$ cat flow/design.v
module divider (
    input div_clk, reset,
    input div,
    input div_signed,
    input [31:0] x, y,
    input use_mod,
    output [31:0] div_result,
    output div_ok
);
    wire [31:0] s;
    wire [31:0] r;
    wire complete;
    wire div0_err;
    assign div_result = use_mod ? r : s;
    assign div_ok = complete || !div;
    srt_divider my_srt(
        .srt_clk(div_clk),
        .reset(reset),
        .div(div),
        .div_signed(div_signed),
        .dividend(x), .divisor(y), .Q(s), .rem(r),
        .complete(complete),
        .div_zero_err(div0_err)
    );
endmodule
module srt_divider (
    input srt_clk,
    input div,
    input reset,
    input div_signed,
    input [31:0] dividend,
    input [31:0] divisor,
    output reg complete,
    output reg div_zero_err,
    output reg [31:0] Q,
    output reg [31:0] rem
);
    reg [1:0] status;
    localparam WAITING   = 2'b00;
    localparam NORMALIZE = 2'b01;
    localparam DIVIDING  = 2'b10;
    localparam FINISHED  = 2'b11;
    reg [32:0] S; 
    reg [32:0] D, mD;
    wire [32:0] SpD  = S + D;
    wire [32:0] SpmD = S + mD;
    reg [5:0] counter, rounds, shifter;
    wire Q_is_neg, S_is_neg, D_is_neg, R_is_neg;
    assign Q_is_neg = div_signed & (dividend[31] ^ divisor[31]);
    assign S_is_neg = div_signed & dividend[31];
    assign D_is_neg = div_signed & divisor[31];
    assign R_is_neg = S_is_neg;
    reg q_sign, rem_sign;
    wire [5:0] s_zero, s_one, d_zero;
    wire [5:0] delta_zero = d_zero - s_zero;
    leading0_detector div_s0(
        .data(S[31:0]),
        .zero_count(s_zero)
    );
    leading0_detector norm_d(
        .data({D[31] | D[32], D[30:0]}),
        .zero_count(d_zero)
    );
    wire [31:0] ulp = {31'd0, S[32]};
    reg [31:0] posQ, negQ;  
    always @(posedge srt_clk) begin
        if(reset | complete) begin
            complete <= 1'b0;
            status <= WAITING;
            S  <= 33'd0;
            D  <= 33'd0;
            mD <= 33'd0;
            q_sign  <= 1'b0;
            rem_sign<= 1'b0;
            counter <= 6'd0;
            rounds  <= 6'd0;
            div_zero_err <= 1'b0;
            posQ <= 32'd0;
            negQ <= 32'd0;
        end else if(div) begin
            case(status)
                WAITING: begin 
                    status <= NORMALIZE;
                    S <= S_is_neg ? {1'b0, -dividend} : {1'b0, dividend};
                    D <= D_is_neg ? {1'b0, -divisor } : {1'b0,  divisor};
                    q_sign   <= Q_is_neg;
                    rem_sign <= R_is_neg;
                    complete <= 1'b0;
                    posQ <= 32'd0;
                    negQ <= 32'd0;
                    counter <= 6'd0;
                    rounds  <= 6'd0;
                    div_zero_err <= 1'b0;
                end
                NORMALIZE: begin
                    if(d_zero == 6'd32) begin: divide_zero_error
                        div_zero_err <= 1'b1;
                        complete <= 1'b1;
                        status <= WAITING;
                    end else if (delta_zero[5]) begin
                        complete <= 1'b1;
                        status <= WAITING;
                        rem <= dividend;
                        Q <= 32'd0;
                    end begin
                        S  <=  S   << s_zero;
                        D  <=  D   << d_zero;
                        mD <= (-D) << d_zero;
                        posQ    <= 32'd0;
                        negQ    <= 32'd0;
                        shifter <= s_zero;
                        counter <= 6'd0;
                        rounds  <= delta_zero;
                        status  <= DIVIDING;
                    end
                end
                DIVIDING: begin
                    if(counter == rounds) begin
                        case(S[32:31])
                            2'b11: begin
                                posQ <= {posQ[30:0], 1'b0};
                                negQ <= {negQ[30:0], 1'b0};
                            end
                            2'b00: begin
                                posQ <= {posQ[30:0], 1'b0};
                                negQ <= {negQ[30:0], 1'b0};
                            end
                            2'b01: begin: q_1_last
                                S    <= SpmD;
                                posQ <= {posQ[30:0], 1'b1};
                                negQ <= {negQ[30:0], 1'b0};
                            end
                            2'b10: begin: q_m1_last
                                S    <= SpD;
                                posQ <= {posQ[30:0], 1'b0};
                                negQ <= {negQ[30:0], 1'b1};
                            end
                        endcase
                        status <= FINISHED;
                    end else begin
                        counter <= counter + 6'd1;
                        case(S[32:31])
                            2'b11: begin
                                S    <= {S[31:0],    1'b0};
                                posQ <= {posQ[30:0], 1'b0};
                                negQ <= {negQ[30:0], 1'b0};
                            end
                            2'b00: begin
                                S    <= {S[31:0],    1'b0};
                                posQ <= {posQ[30:0], 1'b0};
                                negQ <= {negQ[30:0], 1'b0};
                            end
                            2'b01: begin: q_1
                                S    <= {SpmD[31:0], 1'b0};
                                posQ <= {posQ[30:0], 1'b1};
                                negQ <= {negQ[30:0], 1'b0};
                            end
                            2'b10: begin: q_m1
                                S    <= {SpD[31:0] , 1'b0};
                                posQ <= {posQ[30:0], 1'b0};
                                negQ <= {negQ[30
                                :0], 1'b1};
                            end
                        endcase
                    end
                end
                FINISHED: begin
                    complete <= 1'b1;
                    rem <= rem_sign ? -((S[32] ? (S+D) : S) >> (rounds + shifter)) : ((S[32] ? (S+D) : S) >> (rounds + shifter));
                    Q <= q_sign ? (negQ - posQ + ulp) : (posQ - negQ - ulp);
                    S <= {1'b0, dividend};
                    D <= {1'b0, divisor };
                    mD <= 33'd0;
                    status <= WAITING;
                end
            endcase
        end
    end
endmodule
module leading0_detector(
    input [31:0] data,
    output reg [5:0] zero_count
);
    wire [31:0] x;
    assign x = data;
    always @* begin
    case(x[31:16])
        16'd0: begin  
            case(x[15:8]) 
                8'd0: begin  
                    case(x[7:4])
                        4'd0: begin  
                            case(x[3:2])
                            2'b00: begin  
                                if(x[1] == 1'b1) zero_count = 6'd30;
                                else if(x[0] == 1'b1) zero_count = 6'd31;
                                else zero_count = 6'd32;
                            end
                            default: begin  
                                if(x[3] == 1'b1) zero_count = 6'd28;
                                else zero_count = 6'd29;
                            end
                            endcase
                        end
                        default: begin  
                            case(x[7:6])
                            2'b00: begin  
                                if(x[5] == 1'b1) zero_count = 6'd26;
                                else zero_count = 6'd27;
                            end
                            default:begin  
                                if(x[7] == 1'b1) zero_count = 6'd24;
                                else zero_count = 6'd25;
                            end
                            endcase
                        end
                    endcase
                end
                default: begin  
                    case(x[15:12])
                        4'd0: begin  
                            case(x[11:10])
                            2'b00: begin  
                                if(x[9] == 1'b1) zero_count = 6'd22;
                                else zero_count = 6'd23;
                            end
                            default:begin  
                                if(x[11] == 1'b1) zero_count = 6'd20;
                                else zero_count = 6'd21;
                            end
                            endcase
                        end
                        default: begin 
                            case(x[15:14])
                            2'b00: begin  
                                if(x[13] == 1'b1) zero_count = 6'd18;
                                else zero_count = 6'd19;
                            end
                            default:begin  
                                if(x[15] == 1'b1) zero_count = 6'd16;
                                else zero_count = 6'd17;
                            end
                            endcase
                        end
                    endcase
                end
            endcase
        end
        default: begin  
            case(x[31:24])
                8'd0: begin  
                    case(x[23:20])
                        4'd0: begin  
                            case(x[19:18])
                            2'b00: begin  
                                if(x[17] == 1'b1) zero_count = 6'd14;
                                else zero_count = 6'd15;
                            end
                            default: begin  
                                if(x[19] == 1'b1) zero_count = 6'd12;
                                else zero_count = 6'd13;
                            end
                            endcase
                        end
                        default: begin 
                            case(x[23:22])
                            2'b00: begin  
                                if(x[21] == 1'b1) zero_count = 6'd10;
                                else zero_count = 6'd11;
                            end
                            default:begin  
                                if(x[23] == 1'b1) zero_count = 6'd8;
                                else zero_count = 6'd9;
                            end
                            endcase
                        end
                    endcase
                end
                default: begin  
                    case(x[31:28])
                        4'd0: begin 
                            case(x[27:26])
                            2'b00: begin  
                                if(x[25] == 1'b1) zero_count = 6'd6;
                                else zero_count = 6'd7;
                            end
                            default:begin  
                                if(x[27] == 1'b1) zero_count = 6'd4;
                                else zero_count = 6'd5;
                            end
                            endcase
                        end
                        default: begin 
                            case(x[31:30])
                            2'b00: begin  
                                if(x[29] == 1'b1) zero_count = 6'd2;
                                else zero_count = 6'd3;
                            end
                            default:begin  
                                if(x[31] == 1'b1) zero_count = 6'd0;
                                else zero_count = 6'd1;
                            end
                            endcase
                        end
                    endcase
                end
            endcase
        end
    endcase
    end
endmodule
$ cat flow/run.sh
#!/bin/bash
# the make line also repeats each setting of config.mk as NAME=value (left out here)
make -C /OpenROAD-flow-scripts/flow DESIGN_CONFIG=/design/flow/config.mk WORK_HOME=/design/flow/orfs CLKGATE_MAP_FILE= finish
$ cat flow/config.mk
export PLATFORM = sky130hd
export DESIGN_NAME = divider
export DESIGN_NICKNAME = divider
export VERILOG_FILES = /design/flow/design.v
export SDC_FILE = /design/flow/constraint.sdc
export NUM_CORES = 4
export LEC_CHECK = 0
export CAP_MARGIN = 20
export CELL_PAD_IN_SITES_DETAIL_PLACEMENT = 0
export CORE_MARGIN = 2
export CORE_UTILIZATION = 66
export GPL_ROUTABILITY_DRIVEN = 1
export GPL_TIMING_DRIVEN = 1
export HOLD_SLACK_MARGIN = 0.29
export SETUP_SLACK_MARGIN = -0.06
export SLEW_MARGIN = 20
$ cat flow/constraint.sdc
create_clock -name core_clock -period 2.97 [get_ports {div_clk}]
set_input_delay 0.5940 -clock core_clock [delete_from_list [all_inputs] [get_ports {div_clk}]]
set_output_delay 0.5940 -clock core_clock [all_outputs]
set_load 0.01 [all_outputs]
==> notes.md, run 1 <==
Implementation results. The buffer_ports step reported a buffer count of slightly above 100. The first error in the log reads "[ERROR DPL-0033] detailed placement checks failed during check placement". Fraction of the mapped netlist area in adder cells landed at 0.07735.

In the post-synthesis netlist, the cell with the most instances is nor2_1. Average footprint of a synthesized cell landed at between 7 and 8 um2. Share of flip-flops with an asynchronous set or reset landed at 0. Simple-gate share of the synthesized area landed at 0.2079. Yosys attributes the largest share of cell area to dfxtp_1 12%, ha_1 7.3%, edfxtp_1 6.9%. Number of warning messages in the yosys log landed at 2. Post-synth design cell area landed at 30280 um2. Per the placement report, the placed cell count is 5739.

The stage where the run came to a stop is clock tree synthesis. Count of standard-cell rows landed at 78. Portion of the post-synthesis area used by sequential elements landed at 0.1897. The cell-mix breakdown from Yosys lists the XOR/XNOR area share as 0.05640.

The overall die size recorded for this design is ~48000 um2. Compound-gate portion of the synthesized area landed at 0.3081. Area share of the largest cell type after synthesis landed at 0.1203. Number of different library cells in the post-synthesis netlist landed at between 100 and 150. Post-synth net total landed at between 4000 and 5000.

Gate count of the mapped netlist landed at 4112. The synth_stat.txt file lists the number of cells as 4112. Per the synth log, the flip-flop and latch total comes to roughly 250.

Synthesized chip area reported by yosys landed at approximately 30000 um2. Boundary pin count landed at about 100. Height of the die landed at between 200 and 250 um. Area of the core landed at approximately 45000 um2. At the floorplan stage, the core utilization is reported as 0.6673. The placed instances occupy a cell area of slightly above 40000 um2. Per the OpenROAD floorplan log, the width of the die is approximately 220 um. Routability-driven placement congestion ratio landed at 1.326.

The post-synth count of flops with an enable pin is approximately 70. For this run, the leading register cell type out of synthesis is dfxtp_1. The commonest cells after synthesis are 477 x nor2_1, 393 x nand2_1, 332 x a21oi_1, 227 x o21ai_0, 216 x clkbuf_1. For reference, the top logic cell family by area is AND-OR/OR-AND gates.

HPWL after detailed placement landed at between 100 and 150 mm. Mux cell area share after synthesis landed at 0.09891. The run stopped with a tool error. Per the synthesis report, the dominant area consumer among library cells is dfxtp_1.
## metrics by stage
step,total power [uW],setup WS (ns)
floorplan,11560,-2.326
global placement,17740,-1.993
detailed placement,18340,-1.959
==> run 2, diff against run 1 <==
CELL_PAD_IN_SITES_DETAIL_PLACEMENT = 1   (was 0)
CORE_UTILIZATION = 36   (was 66)
CTS_CLUSTER_DIAMETER = 40   (was default)
GPL_ROUTABILITY_DRIVEN = 0   (was 1)
GPL_TIMING_DRIVEN = default   (was 1)
HOLD_SLACK_MARGIN = default   (was 0.29)
MIN_ROUTING_LAYER = met2   (was default)
SETUP_SLACK_MARGIN = 1.27   (was -0.06)
SLEW_MARGIN = 30   (was 20)
TNS_END_PERCENT = 5   (was default)
clock period = 7.72 ns   (was 2.97 ns; I/O delays follow)
==> notes.md, run 2 <==
Implementation results. The number of gates resized after CTS was 0. Summed over all routing layers, the global router reports a total usage of 0.5403. The synthesized design contains 252 register bits. Among the non-sequential cells, AND-OR/OR-AND gates take the most area. Count of library flops with an enable pin landed at approximately 70. Per the OpenROAD floorplan log, the area of the die is between 80000 and 90000 um2.

The cell-mix breakdown from Yosys lists the simple-gate area share as 0.2079. After synthesis, the cell types taking the most area are dfxtp_1 12%, ha_1 7.3%, edfxtp_1 6.9%. Synthesis produced a netlist with a net count of between 4000 and 5000. Clock sink count landed at about 250. The run stopped with a tool error. Progress stopped at global routing. Portion of the post-synthesis area used by sequential elements landed at 0.1897. Count of input and output buffers landed at slightly above 100. Detailed placement finished with a half-perimeter wire length of 103.1 mm. Chip width landed at about 290 um.

The synthesized netlist occupies a cell area of between 30000 and 40000 um2. Synthesized chip area reported by yosys landed at 30280 um2. Looking at the clock tree report, the root buffer type is clkbuf_16. The synthesized netlist handed to floorplanning was reported with a cell count of about 4100. Ranked by instance count, the synthesized netlist is headed by 477 x nor2_1, 393 x nand2_1, 332 x a21oi_1, 227 x o21ai_0, 216 x clkbuf_1. The tool reported: "[ERROR GRT-0116] Global routing finished with congestion. Check the congestion regions in the DRC Viewer". Share of the synthesized netlist area taken by xor and xnor gates landed at 0.05640. The synth_stat.txt file lists the number of cells as 4112.

The number of clock buffers added by TritonCTS is about 67. Clock tree buffer depth landed at 3. The synthesis stats list as the most numerous cell nor2_1. After floorplanning, the core was sized to cover roughly 83000 um2.

around 100 I/O pins were placed. In this run, the synthesized area fraction spent on AND-OR/OR-AND gates is recorded as 0.3081. Pre-placement core utilization landed at 0.3630. After floorplanning, the core was divided into about 110 placement rows. Among all flip-flop cells after synthesis, the most frequent one is dfxtp_1. Synthesis instantiated 106 different standard cells from the library. Number of H-tree levels landed at 3. Each instance of the synthesized netlist takes up on average 7.364 um2. The warning tally printed by Yosys for this design is 2. Fraction of the mapped netlist area in adder cells landed at 0.07735. The synthesized design spends more area on one cell type than any other, namely dfxtp_1. The portion of synthesized area spent on multiplexers is 0.09891. Post-CTS setup buffer count landed at 0.

Post-cts hold buffer count landed at 0. Counting flops with an async set or reset pin after synthesis yields a share of 0. Area share of the largest cell type after synthesis landed at 0.1203. According to the floorplan report, the die height is 294.0 um. Global routing finished with a remaining overflow of 1.
-- run 2: routing by layer --
layer | GRT overflow | track usage
met2 | 0 | 0.5710
met3 | 1 | 0.6318
met4 | 0 | 0.3524
met5 | 0 | 0.4073
met1 | - | -
-- run 2: through the flow --
stage / hold WS [ns] / std cells / utilization / area [um2] / setup slack, ns
after floorplan: 0.4315 / 4112 / - / 30300 / 1.672
after global placement: 0.4447 / 5082 / 0.3869 / 32270 / 1.708
after detailed placement: 0.4531 / 5083 / 0.3872 / 32300 / 1.626
after CTS: 0.4630 / 5206 / 0.4149 / 34610 / 1.596
==> run 3, diff against run 2 <==
CAP_MARGIN = 30   (was 20)
CELL_PAD_IN_SITES_DETAIL_PLACEMENT = 2   (was 1)
CELL_PAD_IN_SITES_GLOBAL_PLACEMENT = 1   (was default)
CORE_ASPECT_RATIO = 0.55   (was default)
CORE_MARGIN = 9   (was 2)
CORE_UTILIZATION = 40   (was 36)
CTS_CLUSTER_DIAMETER = 233   (was 40)
GPL_ROUTABILITY_DRIVEN = 1   (was 0)
GPL_TIMING_DRIVEN = 0   (was default)
MAX_ROUTING_LAYER = met4   (was default)
MIN_ROUTING_LAYER = default   (was met2)
PLACE_DENSITY_LB_ADDON = 0.27   (was default)
SETUP_SLACK_MARGIN = 0.77   (was 1.27)
SLEW_MARGIN = 40   (was 30)
TNS_END_PERCENT = 65   (was 5)
clock period = 8.0 ns   (was 7.72 ns; I/O delays follow)
==> notes.md, run 3 <==
The flow run is done. After detailed routing, the number of remaining DRC violations is 0. All stages included, the depth of the critical timing path comes to 18. Count of input and output buffers landed at roughly 99. The slowest stage of the critical path is the dfxtp_1 cell. The power report attributes to the clock group a share of 0.183. Average footprint of a synthesized cell landed at 7.364 um2.

TritonRoute output was used to compute an average wire per cell of about 45 um. The worst setup path is captured at a register. TritonCTS built the clock tree. The via count of the first global-routing pass came to 41120. Warning total across the stage logs landed at 32. Once detail routing completed, the nets flagged for antenna violations numbered 0. The pin closest to its max-slew limit shows a slew of 1.080 ns.

Combinational-cell power consumption landed at between 5000 and 6000 uW. Once routing completed, OpenROAD measured the worst setup slack at ~0.27 ns. The run finished with no timing, DRC or antenna violations. In this design, the largest share of critical-path delay is due to AND-OR/OR-AND gates. For this design the total switching power over the nets is slightly above 5000 uW.

Counting instances, the worst hold path has a depth of 2. Per the detailed placement report, the placed cell area equals 32990 um2. The worst setup path is launched from a register. For this configuration, the core starts out at a cell density of 0.4058.

Combinational power share landed at 0.634. Maximum number of pins on one net before global-route repair landed at 15. The cell sequence reported for the critical path is ha_1 > buf_2 > a21oi_1 > o21ai_0 > a22oi_1 > clkbuf_2 > nand3b_1 > xor2_1 > o21ai_0 > o21ai_0 > mux2i_1 > o22ai_1 > a2bb2oi_1 > ha_1 > nand2_1 > o21ai_0 > xnor2_1 > a21oi_1. Chip width landed at about 390 um.

For the worst min-delay path, the startpoint reported by OpenROAD is my_srt.mD[9]. The synth_stat.txt file lists the number of cells as between 4000 and 5000. STA reports the tightest min-delay check as being of type register to register. In this run the static leakage power is 0.01333 uW.

By count the netlist is led by 477 x nor2_1, 393 x nand2_1, 332 x a21oi_1, 227 x o21ai_0, 216 x clkbuf_1. The internal portion of the total power is between 3000 and 4000 uW. By instance count, the cell type seen most on the critical path is o21ai_0. Logged for this run, the post-placement worst setup slack is -0.6271 ns. In this run, the synthesized area fraction spent on xor and xnor cells is recorded as 0.05640. Signed area change from the synthesized netlist to the final layout landed at 14.42%. Tracing the worst setup path back leads to its startpoint at my_srt.S[9]. The clock network power reported by the tool is around 1600 uW.

Mux cell area share after synthesis landed at 0.09891. Post-cts hold buffer count landed at 0. Between clock sinks in the finished design, the worst skew comes to approximately 0.032 ns. Count of standard-cell rows landed at around 74. The region available for standard cell placement spans roughly 75000 um2.

Total count of hold-check failures in the final report landed at 0. Clock tree buffer depth landed at 3. Required time at the worst-slack endpoint landed at approximately 8.4 ns. Share of flip-flops with an asynchronous set or reset landed at 0.

After floorplanning, the die was sized to cover roughly 86000 um2. Simple-gate share of the synthesized area landed at 0.2079. Maximum VDD drop landed at between 0.00015 and 0.0002 V. First-pass GRT wire length landed at between 300 and 400 mm. In the post-synthesis netlist, the biggest area contributors are dfxtp_1 12%, ha_1 7.3%, edfxtp_1 6.9%. Average vias per placed instance landed at 7.965.

According to the dpl log, the detail-placed design has an HPWL of around 190 mm. Gate count of the mapped netlist landed at just over 4000. The largest share of the power goes to combinational cells. Number of different library cells in the post-synthesis netlist landed at 106. Looking at the reg2reg group, the worst path starts from my_srt.S[9].

Fraction of power consumed by sequential logic landed at 0.183. Sorting the Yosys area breakdown by cell type puts at the top dfxtp_1. Following the worst setup path forward leads to its endpoint at my_srt.rem[4]. The switching portion of total power comes to 0.5850.

Per the post-synthesis report, the nets total 4364. In this run, power in flip-flops and latches comes to ~1600 uW. The routed layout has about 43000 vias. In this run the number of H-tree levels came out at 1.

Total grt overflow landed at 0. Utilization of the core after routing landed at 0.4643. Yosys reported a register bit count of 252. Setup repair after global routing could not meet its margin everywhere. In this run, the synthesized area fraction spent on adder and majority cells is recorded as 0.07735.

Counting flops with a built-in enable in the synthesized netlist gives around 70. Clock sink count landed at ~250. Number of pins with negative max-slew slack in the final report landed at 0. Number of maximum-capacitance violations landed at 0. Portion of the post-synthesis area used by sequential elements landed at 0.1897. CTS added clock buffers totalling 30. Number of warning messages in the yosys log landed at 2. On the reported timing paths, the clock transition at the registers reads ~0.070 ns. Final non-filler cell area landed at 34650 um2. Number of nets in the layout landed at roughly 4500. Per the synthesis report, the AND-OR/OR-AND share of the synthesized area is 0.3081. As reported, the later end of the worst-skew pair has a clock insertion delay of around 0.67 ns. Sorting the synthesis cell report by count puts at the top nor2_1.

The path with the worst hold slack has its endpoint at my_srt.mD[9]. The synthesized netlist occupies a cell area of a little over 30000 um2. Headroom to the max-slew limit came out at 0.2592. Among the non-sequential cells, AND-OR/OR-AND gates take the most area. The routed design could run at a clock period as short as 7.731 ns. The number of cells on the worst reg-to-reg path is 18. Detailed-route iteration 0 reported a violation count of approximately 8500. Maximum clock rate landed at 129.3 MHz. Iteration tally of the first detailed-router pass landed at 14. Buffering stage count on the worst path with inverters included landed at 2. Area share of the largest cell type after synthesis landed at 0.1203. Per the detailed-route log, wirelength across all metal layers totals 238.5 mm. Biggest cell delay along the critical path landed at around 1 ns. Register-to-register path setup slack landed at 0.27 ns.

The number of antenna violations at the first check in global routing is ~40. Looking at the setup timing report, the critical path kind is register to register. The flow reported a cell area power density of 249.7 nW/um2. Data arrival time of the worst path landed at approximately 8.1 ns. Number of endpoints failing setup at the final stage landed at 0. The die is 222.1 um tall.

Share of the clock period used by the worst path after layout landed at 0.9664. Synthesized chip area reported by yosys landed at around 30000 um2. The capture point of the worst register-to-register path is recorded as my_srt.rem[4]. Routability-driven placement congestion ratio landed at 1.122. Max fanout on the critical path was recorded as 10. In this run the clock root is driven by a clkbuf_16. The commonest register cell is dfxtp_1.

Aggregate global-route resource usage landed at 0.5228. Boundary pin count landed at between 100 and 150.
## run 3: area by class of cell
class,instances,area [um2]
antenna,59,147.6
inverter,189,709.4
buffer,291,1250
timing repair buffer,131,1247
sequential,252,5752
fill,8522,39980
clock inverter,11,111.4
clock buffer,45,889.6
multi-input combinational,3380,23300
tap,988,1236
## run 3: per-layer routing
| metal | GRT usage | wire (um) | vias up |
|---|---|---|---|
| met3 | 0.3887 | 49770 | 1139 |
| met1 | 0.6605 | 94490 | 21240 |
| met4 | 0.1704 | 11340 | 0 |
| met5 | - | 0 | - |
| met2 | 0.6170 | 82860 | 4439 |
| li1 | - | - | 15760 |
## run 3: metrics by stage
stage               hold slack (ns)  TNS (ns)  instances  total power, uW
floorplan                    0.4315         0       4112             4076
global placement             0.4516   -225.61       5199             5971
detailed placement           0.4651    -14.06       5211             6259
CTS                          0.4787         0       5270             7808
global route                 0.5041         0       5343             8486
finish                       0.4828         0       5346             8653
## run 3: timing repair
item,in CTS,in global routing
setup buffers,3,3
setup endpoints to repair,64,29
resized,16,29
endpoints found under the hold margin,0,0
pin swaps,3,2
==> run 4, diff against run 3 <==
CAP_MARGIN = 20   (was 30)
CELL_PAD_IN_SITES_DETAIL_PLACEMENT = default   (was 2)
CELL_PAD_IN_SITES_GLOBAL_PLACEMENT = default   (was 1)
CORE_ASPECT_RATIO = default   (was 0.55)
CORE_MARGIN = 2   (was 9)
CTS_CLUSTER_DIAMETER = 372   (was 233)
GPL_ROUTABILITY_DRIVEN = 0   (was 1)
SETUP_SLACK_MARGIN = -0.71   (was 0.77)
SLEW_MARGIN = 35   (was 40)
TNS_END_PERCENT = default   (was 65)
==> notes.md, run 4 <==
The flow run is done. The run finished with no timing, DRC or antenna violations. Entering global routing, the biggest net connects 15 pins. Number of warning messages in the yosys log landed at 2. The power report attributes to the combinational group a share of 0.583. Fill cell instance count of the final layout landed at 7515.

The buffer_ports step reported a buffer count of between 90 and 100. Of the total power, the clock network draws 0.190. Post-CTS setup buffer count landed at 0.

Walking the critical path from launch to capture passes 25 cell instances. Number of standard cells in the final layout excluding fillers landed at 5251. In this run the worst setup path terminates at my_srt.rem[23]. The via count of the first global-routing pass came to between 30000 and 40000.

Average footprint of a synthesized cell landed at roughly 7.4 um2. Per the synthesis report, the number of distinct cell types is between 100 and 150. Counting stages on the worst path, the most repeated cell is buf_6. The min-delay analysis places its worst path in the category register to register. Per the post-synthesis report, the nets total 4364. Area of the core landed at 74700 um2.

For this run, the leading register cell type out of synthesis is dfxtp_1. The launch point of the worst min-delay path is recorded as my_srt.mD[15]. In this run the most used layer during global routing was met2. Per the post-synthesis report, the number of cells in the design is a little over 4000. The post-synth count of flops with an enable pin is around 70. In the power breakdown, the internal column shows between 3000 and 4000 uW.

In the Yosys report the total cell count is approximately 4100. The DRC violation total left in the routed layout is recorded as 0. Number of buffers created by CTS landed at 27. Summing every instance area after synthesis gives 30280 um2. Average vias per placed instance landed at just under 7. Count of standard-cell rows landed at 100.

Counting pins that exceed their max-slew limit in the final report gives 0. The worst register-to-register path has a setup slack of about 0.54 ns. Per the GRT congestion report, total overflow comes to 0. Per Yosys stat, the portion of area used by sequential elements is 0.1897. The flow reports power dissipated in the clock network as ~1300 uW. Detailed routing inserted a total of about 35000 vias. For this design, the sink count on the clock tree is approximately 250. After floorplanning, the die was sized to cover roughly 78000 um2. Post-route clock skew landed at between 0.015 and 0.02 ns.

The longest incremental delay of any stage on the critical path is reported as approximately 0.70 ns. The critical path is of the register to register type. Ratio of total power to cell area landed at approximately 210 nW/um2. The power report attributes to the sequential group a share of 0.226. Relative max-transition margin landed at 0.2792. Per the post-CTS timing run, clock transition at the registers of the reported paths is approximately 0.070 ns. Met3 usage in global routing landed at 0.1028. Warning total across the stage logs landed at 31. Yosys shows that the main logic family after synthesis is AND-OR/OR-AND gates. According to the timing report, the critical path is launched from my_srt.D[25]. Utilization of the core after routing landed at 0.4494. The worst register-to-register path ends at my_srt.rem[23].

TritonCTS built the clock tree. The number of gates resized after CTS was 0. In this design, the largest share of critical-path delay is due to buffers and inverters. In the log, the iteration count for the first detailed-route pass is 10.

First-pass GRT wire length landed at around 200 mm. Number of H-tree levels landed at 1. Maximum clock rate landed at 134.1 MHz. The area fraction of the largest cell type after synthesis is 0.1203. The worst register-to-register path begins at my_srt.D[25].

After synthesis, the cell types taking the most area are dfxtp_1 12%, ha_1 7.3%, edfxtp_1 6.9%. On met1, the global router reports a usage of 0.4378. Looking at the critical path, the highest net fanout was 13. Number of violations reported at the end of detailed-routing iteration 0 landed at between 5000 and 6000. The tree is rooted in a clkbuf_16. Per the synthesis report, the AND-OR/OR-AND share of the synthesized area is 0.3081. Final non-filler cell area landed at about 34000 um2. Synthesized chip area reported by yosys landed at about 30000 um2. In the global route stage, met2 resource usage came out at 0.4898.

Per the placement report, the placed cell count is 5188. Per the OpenROAD power report, leakage power amounts to 0.01282 uW. Total wire length landed at approximately 140 mm. According to the dpl log, the detail-placed design has an HPWL of around 110 mm.

The worst setup path is launched from a register. Worst hold path depth landed at 2. Number of maximum-capacitance violations landed at 0.

Combinational-cell power consumption landed at between 4000 and 5000 uW. Mux cell area share after synthesis landed at 0.09891. between 100 and 150 I/O pins were placed. Sorting the Yosys area breakdown by cell type puts at the top dfxtp_1.

STA classifies the critical path endpoint as a register. Area taken by multi-input logic gates landed at ~23000 um2. Per the synthesis report, the adder-cell share of the synthesized area is 0.07735.

Of the total synthesized cell area, the portion taken by AND, OR, NAND and NOR gates is 0.2079. The commonest cells after synthesis are 477 x nor2_1, 393 x nand2_1, 332 x a21oi_1, 227 x o21ai_0, 216 x clkbuf_1. Per the synth log, the flip-flop and latch total comes to around 250. The area taken by sequential standard cells is reported as between 5000 and 6000 um2. Logic depth along the worst register-to-register path is recorded as 25.

Worst-margin pin slew landed at ~1.1 ns. Switching share of total power landed at 0.5076. In the finished design, the share of the clock period the worst path needs comes to 0.9321. Aggregate global-route resource usage landed at 0.3458.

Buffering stage count on the worst path with inverters included landed at 12. Clock tree buffer depth landed at 3. The group that draws the most power in this run is combinational cells. Power attributed to sequential cells is roughly 1600 uW. The clock period could shrink to approximately 7.5 ns.

Switching power landed at 3498 uW. Maximum VDD drop landed at between 0.00015 and 0.0002 V. Measured along the x axis, the die boundary spans approximately 280 um. For this run, the post-layout net count is between 4000 and 5000.

Data arrival time of the worst path landed at slightly below 8 ns. For hold timing, the worst endpoint is my_srt.mD[15]. Total count of hold-check failures in the final report landed at 0. Number of endpoints failing setup at the final stage landed at 0.

Remaining antenna violation count landed at 0. Setup repair after global routing left no endpoint under its margin. Signed area change from the synthesized netlist to the final layout landed at 10.85%.

The placed instances occupy a cell area of roughly 33000 um2. The clock reaches the later pin of the worst-skew pair after 0.59 ns. For this design, the CTS-stage hold fixing added 0 buffers.

Number of antenna violations at the first check in global routing landed at 8. Yosys instantiated no cell more often than nor2_1. In this run, the synthesized area fraction spent on xor and xnor cells is recorded as 0.05640. In the floorplan report the effective utilization is 0.4054. Height of the die landed at around 280 um.

TritonRoute output was used to compute an average wire per cell of 26.06 um. At the worst endpoint, the required time is 8.29 ns. On the critical path, the stage with the largest delay is an instance of nor4_1.

Counting flops with an async set or reset pin after synthesis yields a share of 0.
## run 4: area by class of cell
cell class | count | share of cell area
multi-input cells | 3380 | 0.6775
flip-flops and latches | 252 | 0.1712
well taps | 969 | 0.03612
plain buffers | 291 | 0.03444
repair buffers | 107 | 0.03190
clock buffers | 41 | 0.02382
inverters | 189 | 0.02113
clock inverters | 9 | 0.003019
diodes | 13 | 0.0009691
## run 4: layer usage
metal | wire length [um] | part of all wire | up-vias
li1 | - | - | 15680
met1 | 53680 | 0.39 | 16360
met2 | 55010 | 0.40 | 2646
met3 | 18800 | 0.14 | 661
met4 | 9367 | 0.068 | 0
met5 | 0 | 0 | -
## run 4: metrics by stage
stage | setup TNS [ns] | hold WS [ns] | setup slack [ns] | total power (uW)
6_report | 0 | 0.4756 | 0.5434 | 6890
5_1_grt | 0 | 0.4943 | 0.2592 | 7097
4_1_cts | 0 | 0.4711 | 0.5699 | 6619
3_5_place_dp | 0 | 0.4616 | 0.5707 | 5320
3_3_place_gp | -121.93 | 0.4532 | -1.913 | 5311
2_1_floorplan | 0 | 0.4315 | 1.010 | 4076
==> run 5, diff against run 4 <==
ABC_AREA = 1   (was default)
CAP_MARGIN = 5   (was 20)
CORE_UTILIZATION = 72   (was 40)
CTS_CLUSTER_DIAMETER = default   (was 372)
CTS_CLUSTER_SIZE = 99   (was default)
GPL_ROUTABILITY_DRIVEN = default   (was 0)
GPL_TIMING_DRIVEN = default   (was 0)
MAX_ROUTING_LAYER = default   (was met4)
PLACE_DENSITY_LB_ADDON = default   (was 0.27)
SETUP_SLACK_MARGIN = default   (was -0.71)
SLEW_MARGIN = 20   (was 35)
TNS_END_PERCENT = 5   (was default)
clock period = 3.88 ns   (was 8.0 ns; I/O delays follow)
==> notes.md, run 5 <==
Implementation results. Number of H-tree levels landed at 1. The share of synthesized area in the top cell type comes to 0.1783. For this run, asynchronously set or reset flops after synthesis account for 0.

The total overflow left after global routing is 5. Clock sink count landed at ~250. The final weighted congestion recorded by global placement is approximately 1.3.

Number of warning messages in the yosys log landed at 2. The tool reported: "[ERROR GRT-0116] Global routing finished with congestion. Check the congestion regions in the DRC Viewer". For this configuration, the core starts out at a cell density of 0.7332. The chip occupies 44680 um2. For reference, the top cells by count after synthesis are 1471 x nand2_1, 612 x inv_1, 516 x nand3_1, 433 x a21oi_1, 433 x o21ai_0.

The synthesis stats list as the most numerous cell nand2_1. Summed over all routing layers, the global router reports a total usage of 0.6501. Looking at area per cell type in the netlist, the leader is nand2_1. It got as far as global routing and failed there.

Hold repair after CTS inserted 0 buffers. For this run, the leading register cell type out of synthesis is dfxtp_1. Count of library flops with an enable pin landed at roughly 70. By area the synthesized netlist is led by nand2_1 18%, dfxtp_1 12%, nand3_1 8.3%. The flow did not finish. Boundary pin count landed at around 100. Counting every instance in the synthesized netlist gives between 5000 and 6000. Number of cell instances after yosys synthesis landed at between 5000 and 6000. Synthesized chip area reported by yosys landed at ~31000 um2. The cell sitting at the root of the clock tree is a clkbuf_16.

According to the dpl log, the detail-placed design has an HPWL of ~100 mm. Of the total synthesized cell area, the portion taken by AND-OR and OR-AND cells is 0.2210. Before any placement, the netlist area is recorded as just over 30000 um2.

The core region is 42230 um2. Portion of the post-synthesis area used by sequential elements landed at 0.1856. Fraction of the mapped netlist area in adder cells landed at 0.07565. Measured along the y axis, the die boundary spans between 200 and 250 um. The number of nets handed over by synthesis was 5490. The floorplan has between 70 and 80 rows.

By area, the combinational part of the netlist is dominated by simple AND/OR/NAND/NOR gates. A synthesized cell averages 5.911 um2. Post-place instance area landed at 35080 um2.

In the Yosys stats the netlist draws on roughly 80 distinct library cells. Summing all multiplexer cells gives an area fraction of 0.01519. Count of input and output buffers landed at 101. Simple-gate share of the synthesized area landed at 0.3625. Clock tree buffer depth landed at 3. Share of the synthesized netlist area taken by xor and xnor gates landed at 0.02675. The floorplan step set the die width to between 200 and 250 um. Number of buffers created by CTS landed at 30. Post-synthesis register bit count landed at approximately 250.
## run 5: metal layers
layer	global-route usage	GRT overflow
met1	0.6830	0
met2	0.8600	0
met3	0.4329	0
met4	0.5593	5
met5	0.2436	0
## run 5: repair_timing
action | 4_1_cts
gates resized | 59
hold endpoints to repair | 0
pin swaps | 14
endpoints found under the setup margin | 96
cloned | 1
setup buffers | 8
## run 5: stage by stage
stage,util,TNS (ns),worst slack [ns],std cells,power (uW)
2_1_floorplan,-,-116.44,-1.814,5238,9911
3_5_place_dp,0.8308,-18.11,-0.4214,6060,13520
4_1_cts,0.8613,-0.03359,-0.01778,6123,16610
3_3_place_gp,0.8308,-3.292,-0.2018,6060,13310
==> run 6, diff against run 5 <==
ABC_AREA = default   (was 1)
CAP_MARGIN = 20   (was 5)
CELL_PAD_IN_SITES_DETAIL_PLACEMENT = 0   (was default)
CORE_UTILIZATION = 65   (was 72)
CTS_CLUSTER_SIZE = default   (was 99)
GPL_ROUTABILITY_DRIVEN = 1   (was default)
GPL_TIMING_DRIVEN = 1   (was default)
HOLD_SLACK_MARGIN = -0.09   (was default)
MAX_ROUTING_LAYER = met4   (was default)
TNS_END_PERCENT = default   (was 5)
clock period = 4.45 ns   (was 3.88 ns; I/O delays follow)
==> notes.md, run 6 <==
Implementation results. For this run, the total global-route usage over all layers was measured as 0.7489. Simple-gate share of the synthesized area landed at 0.2079. Sorting the synthesized cells by area gives the leading types as dfxtp_1 12%, ha_1 7.3%, edfxtp_1 6.9%.

Share of flip-flops with an asynchronous set or reset landed at 0. Per the synth stats, the flop cell with the highest instance count is dfxtp_1. The cell sitting at the root of the clock tree is a clkbuf_16.

The synthesis run shows the most used standard cells to be 477 x nor2_1, 393 x nand2_1, 332 x a21oi_1, 227 x o21ai_0, 216 x clkbuf_1. Height of the die landed at roughly 220 um. After floorplanning, the die was sized to cover ~48000 um2. Number of cell instances after yosys synthesis landed at a little over 4000. Area of the core landed at 46260 um2.

Of the total synthesized cell area, the portion taken by XOR and XNOR cells is 0.05640. Buffers inserted to repair hold after CTS numbered 0. The first error in the log reads "[ERROR GRT-0232] Routing congestion too high. Check the congestion heatmap in the GUI". In the post-synthesis netlist, the cell with the most instances is nor2_1. HPWL after detailed placement landed at 104.5 mm. Pre-placement core utilization landed at 0.6546. Number of H-tree levels landed at 1. Of the total synthesized cell area, the portion taken by full adders, half adders and majority gates is 0.07735. Global routing finished with a remaining overflow of 13.

The number of nets handed over by synthesis was around 4400. Post-synthesis register bit count landed at 252. In this run the mean area of a mapped cell was between 7 and 8 um2. The cell area that synthesis handed to floorplanning was roughly 30000 um2. The post-synth count of flops with an enable pin is about 70. Of the post-synthesis cell area, the dominant cell type holds 0.1203. Worst slack at placement landed at -0.5600 ns.

In this run the deepest clock path goes through 3 buffers. Count of standard-cell rows landed at 79. Number of buffers created by CTS landed at 30. Number of different library cells in the post-synthesis netlist landed at around 110.

Post-synthesis, Yosys gives the total cell area as about 30000 um2. Count of input and output buffers landed at about 100. Of the synthesized area, sequential elements account for 0.1897. Of all cell types, the one taking the most synthesized area is dfxtp_1. Grouping non-sequential cells by family puts the most area in AND-OR/OR-AND gates. Per the OpenROAD floorplan log, the width of the die is about 220 um. The run stopped with a tool error. In this run the count of I/O pins placed on the die edge is between 100 and 150. For this run, the number of Yosys warnings is 2. Compound-gate portion of the synthesized area landed at 0.3081. Mux cell area share after synthesis landed at 0.09891. Clock sink count landed at ~250. Progress stopped at global routing. Gate count of the mapped netlist landed at approximately 4100.

The final weighted congestion recorded by global placement is ~1.3.
-- run 6: stage by stage --
step,setup TNS (ns),power (uW),cell area [um2],hold WS [ns],instances
4_1_cts,-5.649,14010,38700,0.4707,5289
3_5_place_dp,-24.21,10580,36350,0.4604,5184
3_3_place_gp,-10.17,10390,36350,0.4561,5184
2_1_floorplan,-55.10,7466,30600,0.4315,4112
-- run 6: per-layer routing --
metal  track usage  overflow
met1        0.7827         0
met3        0.5957         0
met4        0.6414         7
met2        0.8742         6
met5             -         -
-- run 6: what timing repair did --
item | 4_1_cts
gates resized | 166
pin swaps | 93
setup endpoints to repair | 122
setup buffers | 48
cloned | 3
==> run 7, diff against run 6 <==
CORE_UTILIZATION = 64   (was 65)
HOLD_SLACK_MARGIN = 0.29   (was -0.09)
MAX_ROUTING_LAYER = default   (was met4)
SETUP_SLACK_MARGIN = -0.17   (was default)
TNS_END_PERCENT = 5   (was default)
clock period = 2.97 ns   (was 4.45 ns; I/O delays follow)
==> notes.md, run 7 <==
Implementation results. Fraction of the mapped netlist area in adder cells landed at 0.07735. The commonest cells after synthesis are 477 x nor2_1, 393 x nand2_1, 332 x a21oi_1, 227 x o21ai_0, 216 x clkbuf_1. Post-synth design cell area landed at about 30000 um2. Including well taps, the total number of placed cells is between 5000 and 6000.

Post-synth net total landed at between 4000 and 5000. OpenSTA, run right after detailed placement, puts the worst setup slack at -2.392 ns. The first error in the log reads "[ERROR GRT-0116] Global routing finished with congestion. Check the congestion regions in the DRC Viewer". Synthesized chip area reported by yosys landed at between 30000 and 40000 um2. Routability-driven placement congestion ratio landed at ~1.2. In this run, the synthesized area fraction spent on and/or/nand/nor cells is recorded as 0.2079. In the Yosys stats the netlist draws on 106 distinct library cells. In the post-synthesis netlist, the cell with the most instances is nor2_1.

Height of the die landed at roughly 220 um. In the global route stage, overall resource usage came out at 0.7153. The flow did not finish. According to the floorplan report, the total die area is around 50000 um2. Clock sink count landed at around 250. Gate count of the mapped netlist landed at 4112. Clock tree synthesis selected as its root buffer the cell clkbuf_16. Pre-placement core utilization landed at 0.6491.

The total area inside the core boundary comes to 46650 um2. Number of warning messages in the yosys log landed at 2. Share of flip-flops with an asynchronous set or reset landed at 0. Per the synthesis report, the dominant area consumer among library cells is dfxtp_1.

In this run the horizontal extent of the chip is ~220 um. Clock tree buffer depth landed at 3. The buffer_ports step reported a buffer count of approximately 100.

For this run the detailed placement stage logged an HPWL of approximately 110 mm. Number of buffers created by CTS landed at 30. Per the Yosys statistics, synthesis produced 4112 cells. Post-synthesis register bit count landed at between 200 and 300.

Number of H-tree levels landed at 1. Per the synth stats, the flop cell with the highest instance count is dfxtp_1. Sorting the synthesized cells by area gives the leading types as dfxtp_1 12%, ha_1 7.3%, edfxtp_1 6.9%. For reference, the top logic cell family by area is AND-OR/OR-AND gates.

Of the synthesized area, sequential elements account for 0.1897. Boundary pin count landed at 102. Area share of the largest cell type after synthesis landed at 0.1203. Mux cell area share after synthesis landed at 0.09891. Hold repair after CTS inserted 0 buffers. The initialized floorplan defines ~79 standard-cell rows. Share of the synthesized netlist area taken by xor and xnor gates landed at 0.05640.

Total grt overflow landed at 12. Compound-gate portion of the synthesized area landed at 0.3081. Average footprint of a synthesized cell landed at 7.364 um2.

In this run, synthesis inferred about 70 flip-flops with an integrated enable. The run ended at global routing.
## run 7: timing repair
item / in CTS
endpoints found under the setup margin: 221
cloned: 2
gates resized: 189
pin swaps: 70
setup buffers: 17
hold endpoints to repair: 0
## run 7: routing by layer
layer,global-route usage,GRT overflow
met5,0.2659,1
met4,0.6779,7
met3,0.5435,1
met2,0.9039,3
met1,0.7214,0
## run 7: metrics by stage
| step | cell area (um2) | utilization | total power (uW) | setup TNS, ns |
|---|---|---|---|---|
| 2_1_floorplan | 30550 | - | 11160 | -239.42 |
| 3_3_place_gp | 40500 | 0.8680 | 16990 | -279.70 |
| 3_5_place_dp | 40500 | 0.8680 | 17420 | -307.69 |
| 4_1_cts | 42540 | 0.9119 | 22090 | -240.80 |
==> run 8, diff against run 7 <==
CORE_UTILIZATION = 66   (was 64)
CTS_CLUSTER_DIAMETER = 59   (was default)
SETUP_SLACK_MARGIN = 0.8   (was -0.17)
clock period = 2.88 ns   (was 2.97 ns; I/O delays follow)
==> notes.md, run 8 <==
Implementation results. The flow did not finish. The flow stopped in global routing. The first error in the log reads "[ERROR GRT-0116] Global routing finished with congestion. Check the congestion regions in the DRC Viewer". Gate count of the mapped netlist landed at ~4100.

Compound-gate portion of the synthesized area landed at 0.3081. Simple-gate share of the synthesized area landed at 0.2079. Area share of the largest cell type after synthesis landed at 0.1203. Among the non-sequential cells, AND-OR/OR-AND gates take the most area. The congestion estimate from routability-driven global placement came to roughly 1.2. Counting along the longest clock path gives a buffer depth of 3.

nor2_1 is the most common cell in the netlist. Per the synth stats, the flop cell with the highest instance count is dfxtp_1. Post-synth net total landed at between 4000 and 5000.

Fraction of the mapped netlist area in adder cells landed at 0.07735. After synthesis, the share of flip-flops with an asynchronous set or reset is 0. Count of standard-cell rows landed at between 70 and 80.

Synthesized chip area reported by yosys landed at slightly above 30000 um2. Boundary pin count landed at 102. The synthesis report lists the most area-consuming cells as dfxtp_1 12%, ha_1 7.3%, edfxtp_1 6.9%. TritonCTS reports the number of clock sinks as about 250. Number of buffers created by CTS landed at 36.

Number of different library cells in the post-synthesis netlist landed at 106. After synthesis the cells add up to between 30000 and 40000 um2. In this run, placement finished with an instance count of roughly 5700. CTS placed an instance of clkbuf_16 at the clock tree root. Number of H-tree levels landed at 2. Area of the core landed at 45380 um2.

Total global-route track usage over all layers is 0.9859. Of the post-synthesis cell area, the part taken by muxes is 0.09891. Post-cts hold buffer count landed at 0. Count of library flops with an enable pin landed at 70.

According to the floorplan report, the die height is between 200 and 250 um. Of the total synthesized cell area, the portion taken by XOR and XNOR cells is 0.05640. Count of input and output buffers landed at 101. Number of warning messages in the yosys log landed at 2. The synth_stat.txt file lists the number of cells as 4112. Yosys reports that the most numerous cell types are 477 x nor2_1, 393 x nand2_1, 332 x a21oi_1, 227 x o21ai_0, 216 x clkbuf_1. The die is around 220 um wide. For this run, the register share of the synthesized area comes to 0.1897. HPWL after detailed placement landed at 117.3 mm.

Post-place instance area landed at 40460 um2. The synthesized design contains about 250 register bits. Pre-placement core utilization landed at 0.6673. Total grt overflow landed at ~3000.

The chip occupies around 48000 um2. Summed over all instances, the cell type with the most area after synthesis is dfxtp_1. In this run the mean area of a mapped cell was roughly 7.4 um2.
run 8: through the flow:
stage                       util  setup slack, ns  TNS [ns]  hold WS [ns]  power [uW]
after CTS                 0.9650           -2.010   -254.95        0.5102       24240
after floorplan                -           -2.431   -258.73        0.4315       11510
after global placement    0.8916           -2.055   -274.88        0.4619       17520
after detailed placement  0.8916           -2.332   -299.17        0.4697       18040
run 8: what timing repair did:
action,4_1_cts
setup endpoints to repair,277
pin swaps,154
cloned,2
gates resized,551
setup buffers,46
run 8: metal layers:
| metal | track usage | GRT overflow |
|---|---|---|
| met3 | 0.8185 | 116 |
| met1 | 0.9030 | 88 |
| met2 | 1.193 | 1933 |
| met4 | 1.112 | 776 |
| met5 | 0.6125 | 20 |
==> run 9, diff against run 8 <==
CELL_PAD_IN_SITES_DETAIL_PLACEMENT = default   (was 0)
CORE_UTILIZATION = 64   (was 66)
CTS_CLUSTER_DIAMETER = default   (was 59)
GPL_ROUTABILITY_DRIVEN = default   (was 1)
GPL_TIMING_DRIVEN = default   (was 1)
HOLD_SLACK_MARGIN = -0.09   (was 0.29)
SETUP_SLACK_MARGIN = -0.36   (was 0.8)
TNS_END_PERCENT = default   (was 5)
clock period = 4.75 ns   (was 2.88 ns; I/O delays follow)
==> notes.md, run 9 <==
The flow run is done. The run finished, with violations left. The checks that failed were setup timing. For this design, the sink count on the clock tree is approximately 250. Data arrival time of the worst path landed at 5.47 ns. The worst setup path is captured at a register. The internal power of the cells totals 6698 uW.

First-pass GRT wire length landed at 207.8 mm. According to the floorplan report, the placeable core area is approximately 47000 um2. Signed area change from the synthesized netlist to the final layout landed at 21.63%.

Ratio of total power to cell area landed at approximately 350 nW/um2. The number of clock buffers added by TritonCTS is 30. The global route stage reports its total congestion overflow as 0.

Counting instances, the worst hold path has a depth of 2. Summed over all routing layers, the global router reports a total usage of 0.5382. Share of the synthesized netlist area taken by xor and xnor gates landed at 0.05640.

For flop-to-flop paths, the worst setup slack is -0.39 ns. The count of nets left with antenna violations once routing finished came out at 0. Per the timing report, the achievable frequency comes out to 194.6 MHz. Maximum number of pins on one net before global-route repair landed at 83. The script parses the final routing iteration and logs DRC violations as 0. Number of pins with negative max-slew slack in the final report landed at 0.

Of the post-synthesis cell area, the part taken by muxes is 0.09891. For the worst-skew pair, the clock arrives at the later sink with an insertion delay of approximately 0.63 ns. STA classifies the critical path startpoint as a register. The cell area that synthesis handed to floorplanning was just over 30000 um2. Of the available clock period, the critical path in the final layout requires 1.082. The share of total power dissipated in combinational logic is 0.616. Average footprint of a synthesized cell landed at approximately 7.4 um2. Static leakage landed at 0.01508 uW. The timing report notes that buffer and inverter cells on the critical path total 3. The tree is rooted in a clkbuf_16.

OpenROAD emitted warnings numbering 35. Number of different library cells in the post-synthesis netlist landed at 106. Post-synthesis register bit count landed at approximately 250. Total design power landed at between 10000 and 15000 uW. Yosys attributes the largest share of cell area to dfxtp_1 12%, ha_1 7.3%, edfxtp_1 6.9%.

In the synthesized netlist, the cells that appear most often are 477 x nor2_1, 393 x nand2_1, 332 x a21oi_1, 227 x o21ai_0, 216 x clkbuf_1. In this run the critical register-to-register path is launched from my_srt.D[4]. Worst-margin pin slew landed at around 1.1 ns. Switching share of total power landed at 0.4813.

For this sky-water flow run, the detailed-routed wirelength per cell is reported as ~27 um. Portion of the post-synthesis area used by sequential elements landed at 0.1897. During synthesis, Yosys emitted a total of 2 warnings. Synthesized chip area reported by yosys landed at 30280 um2. Detailed-route iteration 0 reported a violation count of between 7000 and 8000. For the combinational group, total power comes out at between 7000 and 8000 uW.

Number of logic stages on the critical path including buffering landed at 18. Detailed routing inserted a total of 38370 vias. The synthesis run identifies the leading combinational cell family as AND-OR/OR-AND gates.

In this run the maximum-capacitance check reported violations numbering 0. The endpoint of the worst hold path is reported as my_srt.mD[9]. TritonCTS built the clock tree. Clock tree buffer depth landed at 3. When the netlist entered floorplanning its net count stood at ~4400.

According to the timing report, the critical path is launched from my_srt.D[4]. Pre-placement core utilization landed at 0.6491. The cell-mix breakdown from Yosys lists the compound-gate area share as 0.3081. Of the total power, the clock network draws 0.190. Height of the die landed at about 220 um. The flow reports power dissipated in sequential cells as around 2500 uW. Counting flops with a built-in enable in the synthesized netlist gives roughly 70. The cell type that accounts for the most area after synthesis is dfxtp_1.

Number of cell instances after yosys synthesis landed at between 4000 and 5000. Hold slack landed at around 0.48 ns. Number of H-tree levels landed at 1. The report lists the number of standard-cell rows as slightly below 80. Switching power landed at between 6000 and 7000 uW. The number of antenna violations at the first check in global routing was 14. Worst slack at placement landed at -0.4636 ns. Number of endpoints failing setup at the final stage landed at around 110.

Floorplan die area landed at between 40000 and 50000 um2. The largest part of the power goes to combinational cells. Per STA, the library cell used most along the worst path is buf_4. Average vias per placed instance landed at approximately 7.5. Setup repair after global routing could not meet its margin everywhere.

OpenSTA lists the critical path endpoint as my_srt.rem[24]. Looking at hold timing, the worst path starts from my_srt.mD[9]. After layout, the setup clock skew is reported as around 0.021 ns. Biggest cell delay along the critical path landed at approximately 0.58 ns. Share of flip-flops with an asynchronous set or reset landed at 0. The critical path goes through ha_1 > buf_4 > a31oi_2 > o21ai_2 > buf_4 > a32oi_4 > a211oi_4 > or4_4 > a31oi_4 > nor3_1 > o31ai_2 > o211a_1 > nor3b_4 > nand3_4 > buf_12 > o41ai_2 > xor2_1 > a21oi_1. Synthesis produced just over 4000 cells. After the last flow step, the layout net total stands at 4726. Broken down by cell family, the worst path's largest delay share belongs to AND-OR/OR-AND gates. For this run the top cell type by instance count after synthesis was nor2_1.

Total wire length landed at roughly 140 mm. Post-cts hold buffer count landed at 0. Hold-check failures listed in the final report amount to 0. Iteration tally of the first detailed-router pass landed at 13.

STA lists the maximum fanout along the critical path as 7. The via count of the first global-routing pass was between 30000 and 40000. The clock network power reported by the tool is ~2500 uW. The slowest stage of the critical path belongs to the cell or4_4. The OpenROAD report gives the critical path a required time of about 5.1 ns.

The commonest register cell is dfxtp_1. Note that the worst hold path type here is register to register. Setup slack on the critical path of the routed design comes to -0.3878 ns. Of the total synthesized cell area, the portion taken by AND, OR, NAND and NOR gates is 0.2079. Relative max-transition margin landed at 0.2913. Port buffering added 101 buffers. In this run the critical register-to-register path is captured at my_srt.rem[24].

Fraction of the mapped netlist area in adder cells landed at 0.07735. According to the floorplan report, the die width is 221.5 um. Minimum clock period after layout landed at just over 5 ns. Area share of the largest cell type after synthesis landed at 0.1203. By startpoint and endpoint, the worst setup path is classified as register to register. STA shows the worst reg2reg path with a cell count of 18. According to the I/O placement log, the pin count is a little over 100. HPWL after detailed placement landed at between 100 and 150 mm.

Post-CTS clock slew at the launch and capture registers of the worst setup and hold paths landed at around 0.070 ns. Of the total power, registers draw 0.194. Routability-driven placement congestion ratio landed at between 1 and 1.5. The worst VDD IR drop from the latest analysis is between 0.0003 and 0.0004 V.
-- run 9: routing by layer --
layer | GRT usage | wire length (um) | vias to the layer above
met3 | 0.2132 | 22010 | 1169
met2 | 0.7987 | 56400 | 3711
met1 | 0.6323 | 47150 | 17370
li1 | - | - | 16100
met5 | 0.009775 | 214 | -
met4 | 0.3858 | 13630 | 22
-- run 9: area by class of cell --
class / count / area, um2
Sequential cell: 252 / 5759
Fill cell: 3335 / 9822
Clock buffer: 43 / 829.5
Clock inverter: 13 / 175.2
Multi-Input combinational cell: 3382 / 23550
Tap cell: 607 / 759.5
Inverter: 189 / 715.7
Timing Repair Buffer: 619 / 5020
Antenna cell: 8 / 20.02
-- run 9: timing repair --
item / CTS / global route
gates cloned: 0 / 2
endpoints found under the hold margin: 0 / 0
pin swaps: 3 / 33
buffers inserted: 1 / 10
gates resized: 3 / 107
endpoints found under the setup margin: 16 / 36
-- run 9: stage by stage --
stage	util	area (um2)	cells	setup TNS (ns)
detailed placement	0.7526	35110	5036	-9.618
global placement	0.7526	35110	5036	-9.168
global route	0.7890	36810	5105	-25.70
CTS	0.7746	36140	5093	-7.270
floorplan	-	30550	4112	-35.90
finish	0.7895	36830	5113	-14.04
==> run 10, diff against run 9 <==
CELL_PAD_IN_SITES_DETAIL_PLACEMENT = 0   (was default)
CELL_PAD_IN_SITES_GLOBAL_PLACEMENT = 2   (was default)
CORE_MARGIN = 10   (was 2)
CORE_UTILIZATION = 39   (was 64)
GPL_ROUTABILITY_DRIVEN = 0   (was default)
GPL_TIMING_DRIVEN = 0   (was default)
HOLD_SLACK_MARGIN = 0.29   (was -0.09)
PLACE_DENSITY = 0.6   (was default)
SETUP_SLACK_MARGIN = default   (was -0.36)
SLEW_MARGIN = 35   (was 20)
TNS_END_PERCENT = 45   (was default)
clock period = 3.7 ns   (was 4.75 ns; I/O delays follow)
==> notes.md, run 10 <==
The flow run is done. The flow ran to the end, but the layout failed its checks. The checks that failed: setup timing. Count of library flops with an enable pin landed at roughly 70.

Signed area change from the synthesized netlist to the final layout landed at 28.82%. Per the detail_route report, DRC violations left total 0. The first global-routing pass estimated between 200 and 250 mm of wire.

Height of the die landed at 298.7 um. A synthesized cell averages about 7.4 um2. The later pin in the worst-skew pair is clocked with a latency of approximately 0.6 ns. For this run, the leading register cell type out of synthesis is dfxtp_1. Switching power as a fraction of the total was reported as 0.4935. The cell family contributing the most delay on the critical path is AND-OR/OR-AND gates. Yosys reports that the most numerous cell types are 477 x nor2_1, 393 x nand2_1, 332 x a21oi_1, 227 x o21ai_0, 216 x clkbuf_1. Total power normalized to cell area comes to around 470 nW/um2. Worst hold path depth landed at 2. Setup slack on the worst reg-to-reg path comes out at -1.48 ns. For the pin with the worst max-slew slack, the measured transition is 0.9850 ns.

Of the synthesized area, sequential elements account for 0.1897. Number of different library cells in the post-synthesis netlist landed at 106. Post-cts hold buffer count landed at 0. Maximum fanout along the worst path landed at 10. Subtracting the final worst setup slack from the clock period gives around 5.2 ns.

Number of warning messages in the yosys log landed at 2. The worst setup path is captured at a register. The share of total power dissipated in combinational logic is 0.613. Hold analysis lists the worst path endpoint as my_srt.mD[15]. Of the total synthesized cell area, the portion taken by AND, OR, NAND and NOR gates is 0.2079. Total wire length landed at between 150 and 200 mm.

Ranked by total cell area, the synthesized netlist is headed by dfxtp_1 12%, ha_1 7.3%, edfxtp_1 6.9%. Buffering stage count on the worst path with inverters included landed at 3. Biggest cell delay along the critical path landed at 0.47 ns. The floorplan has between 100 and 150 rows.

The most critical hold endpoint after final layout shows a slack of 0.4672 ns. The cell-mix breakdown from Yosys lists the adder-cell area share as 0.07735. The H-tree was split into 2 levels. Area of the core landed at ~77000 um2. The cell-mix breakdown from Yosys lists the XOR/XNOR area share as 0.05640. The final layout contains around 4700 nets. In this run, the synthesized area fraction spent on AND-OR/OR-AND gates is recorded as 0.3081. Pre-placement core utilization landed at 0.3922. Power consumed by sequential cells landed at ~3400 uW. Iteration tally of the first detailed-router pass landed at 6. Boundary pin count landed at 102. Across the routed clock network, the largest skew measured is approximately 0.025 ns.

Average vias per placed instance landed at between 6 and 7. Relative max-transition margin landed at 0.3433. Number of antenna violations at the first check in global routing landed at 8. Clock tree buffer depth landed at 3. For reference, the critical path cell chain is ha_1 > buf_2 > a21oi_1 > o21ai_2 > a221oi_4 > buf_4 > xor2_4 > o221a_2 > nor2_1 > o21ai_0 > a21boi_0 > o22ai_2 > nor3b_4 > nand3_4 > buf_6 > o41ai_4 > xnor2_2 > mux2_4.

The share of total power dissipated in sequential elements is 0.185. The capture point of the worst register-to-register path is recorded as my_srt.rem[15]. Chip width landed at around 300 um. For this run, the chip area from Yosys synthesis comes to between 30000 and 40000 um2. Post-CTS clock slew at the launch and capture registers of the worst setup and hold paths landed at approximately 0.06 ns. Post-place instance area landed at between 30000 and 40000 um2. Remaining antenna violation count landed at 0.

The most common cell in the synthesized netlist is nor2_1. Floorplan die area landed at 89190 um2. TritonCTS created 34 clock buffers.

The via count of the first global-routing pass is between 30000 and 40000. The completed layout was analyzed and its total power is ~18000 uW. Clock sink count landed at 252.

The OpenROAD report gives the critical path a required time of 4.02 ns. Maximum number of pins on one net before global-route repair landed at 15. The area fraction of the largest cell type after synthesis is 0.1203. Max-cap violations in this run came to 0. The synthesis run identifies the leading combinational cell family as AND-OR/OR-AND gates. STA lists the startpoint of the worst register-to-register path as my_srt.S[9]. TritonCTS built the clock tree. Synthesis handed over a netlist of around 4100 instances.

Share of the clock period used by the worst path after layout landed at 1.399. For this run, asynchronously set or reset flops after synthesis account for 0. The setup path with the least slack is of type register to register. Static leakage landed at approximately 0.015 uW. Maximum clock rate landed at between 150 and 200 MHz. In the Yosys report the total cell count is 4112. Switching power landed at 9077 uW. The most critical min-delay path falls under register to register. Proportion of power drawn by the clock network landed at 0.202. Number of violations reported at the end of detailed-routing iteration 0 landed at around 3700. Warning total across the stage logs landed at 36. Clock tree synthesis selected as its root buffer the cell clkbuf_16. According to the timing report, the critical path is captured at my_srt.rem[15]. For reference, the critical path is launched at my_srt.S[9]. The critical path's slowest stage uses the library cell dfxtp_4. All stages included, the depth of the critical timing path comes to 18. Mux cell area share after synthesis landed at 0.09891.

In the global route stage, overall resource usage came out at 0.3447. The group that draws the most power in this run is combinational cells. Combinational-cell power consumption landed at between 10000 and 15000 uW.

The arrival time of data at the worst endpoint is listed as about 5.5 ns. In the post-route analysis, the smallest setup slack over all paths is -1.477 ns. Final non-filler cell area landed at about 39000 um2. Mean routed wirelength per cell landed at 29.38 um. Per the hold report, the tightest min-delay path originates at my_srt.mD[15]. Number of pins with negative max-slew slack in the final report landed at 0.

Number of endpoints failing setup at the final stage landed at 198. In the final report, the number of hold violations comes to 0. The flow reports power dissipated in the clock network as 3720 uW. The internal portion of the total power is 9317 uW. The global route stage reports its total congestion overflow as 0.

In this run the tool buffered the top-level ports with between 90 and 100 buffer cells. Setup repair after global routing could not meet its margin everywhere. Total number of vias landed at 35800. The worst-case IR drop observed on VDD is ~0.00037 V. Post-synthesis register bit count landed at 252. Post-synth net total landed at between 4000 and 5000.

The largest total area in the synthesized netlist belongs to dfxtp_1. HPWL after detailed placement landed at roughly 120 mm. In this run the cell area of the synthesized design comes to 30280 um2. The worst setup path is launched from a register. Number of cells on the worst reg-to-reg path landed at 18.
==> run 10: final cells by class <==
class                   count  area [um2]
inverters                 189       735.7
well taps                1040        1301
diodes                      3       7.507
fillers                  7766       38200
clock inverters            18       266.5
plain buffers             289        1600
multi-input cells        3380       25450
clock buffers              44       959.7
repair buffers            300        2811
flip-flops and latches    252        5874
==> run 10: repair_timing <==
action,4_1_cts,5_1_grt
setup buffers,145,54
gates cloned,7,0
resized,548,248
hold endpoints to repair,0,0
pin swaps,141,97
endpoints found under the setup margin,230,225
==> run 10: metrics by stage <==
step	setup WS, ns	util	setup TNS (ns)	std cells
detailed placement	-2.555	0.4269	-361.69	5256
floorplan	-1.611	-	-129.54	4112
global placement	-3.772	0.4253	-485.17	5251
global route	-1.533	0.5052	-161.02	5513
CTS	-1.299	0.4889	-138.46	5469
finish	-1.477	0.5053	-143.18	5515
==> run 10: routing by layer <==
layer	track usage	vias up	share of wire
li1	-	16060	-
met1	0.4492	17280	0.41
met2	0.5335	1972	0.44
met3	0.07027	487	0.093
met4	0.1762	10	0.061
met5	0	-	0.00036
==> run 11, diff against run 10 <==
CORE_ASPECT_RATIO = 1.96   (was default)
PLACE_DENSITY = default   (was 0.6)
PLACE_DENSITY_LB_ADDON = 0.16   (was default)
SLEW_MARGIN = 10   (was 35)
==> notes.md, run 11 <==
Implementation results. Per the post-synthesis stats, the area per cell is roughly 7.4 um2. Per the post-synthesis report, the nets total roughly 4400. In this run, the synthesized area fraction spent on and/or/nand/nor cells is recorded as 0.2079. After synthesis, the share of cell area in mux cells is 0.09891. Of the total synthesized cell area, the portion taken by AND-OR and OR-AND cells is 0.3081.

In the synthesized netlist, the dominant kind of combinational cell is AND-OR/OR-AND gates. In the Yosys report the total cell count is approximately 4100. According to the logs, the last stage reached was global routing. The cell type that accounts for the most area after synthesis is dfxtp_1. The number of different library cells used by synthesis comes to between 100 and 150. The tool reported: "[ERROR GRT-0116] Global routing finished with congestion. Check the congestion regions in the DRC Viewer".

The area recorded from the Yosys report for this design is between 30000 and 40000 um2. By area the synthesized netlist is led by dfxtp_1 12%, ha_1 7.3%, edfxtp_1 6.9%. Buffers inserted during clock tree synthesis total 29.

The count of buffers added on input and output ports is roughly 99. Floorplan die area landed at 89830 um2. Fraction of the mapped netlist area in adder cells landed at 0.07735. Clock sink count landed at approximately 250.

Count of library flops with an enable pin landed at 70. The commonest cells after synthesis are 477 x nor2_1, 393 x nand2_1, 332 x a21oi_1, 227 x o21ai_0, 216 x clkbuf_1. The initial utilization of the core area, before any placement, comes to 0.3918. Area of the core landed at about 77000 um2. In this run, the synthesized area fraction spent on xor and xnor cells is recorded as 0.05640. After synthesis, the share of flip-flops with an asynchronous set or reset is 0.

Count of standard-cell rows landed at approximately 140. The flow did not finish. The post-CTS hold buffer count recorded in the log is 0. The cell sitting at the root of the clock tree is a clkbuf_16. In the global route stage, overall resource usage came out at 0.5653. Area share of the largest cell type after synthesis landed at 0.1203. Gate count of the mapped netlist landed at ~4100. Post-synth design cell area landed at roughly 30000 um2. Boundary pin count landed at slightly above 100.

The total overflow left after global routing is roughly 280. The synthesis stats list as the most numerous cell nor2_1. Height of the die landed at 410.1 um. For this run, the register share of the synthesized area comes to 0.1897. Measured along the x axis, the die boundary spans around 220 um.

HPWL after detailed placement landed at ~160 mm. The synthesis report lists the Yosys warning total as 2. Clock tree buffer depth landed at 3. Synthesis inferred approximately 250 register bits. CTS built an H-tree with a depth of 1.

Per the synth stats, the flop cell with the highest instance count is dfxtp_1.
## run 11: through the flow
step,worst slack (ns),hold slack [ns],std cells,area [um2],setup TNS (ns)
floorplan,-1.611,0.4315,4112,30550,-129.54
CTS,-1.487,0.4682,5457,38660,-150.36
detailed placement,-3.416,0.4576,5242,32990,-440.88
global placement,-4.359,0.4518,5226,32810,-585.02
## run 11: per-layer routing
layer / GRT usage / GRT overflow
met5: 0.09217 / 0
met4: 0.6421 / 133
met3: 0.3629 / 1
met2: 0.7920 / 150
met1: 0.5072 / 0
## run 11: timing repair
item | CTS
cloned | 5
setup buffers | 160
setup endpoints to repair | 241
gates resized | 752
pin swaps | 158
Power and IR drop assume default switching activity.
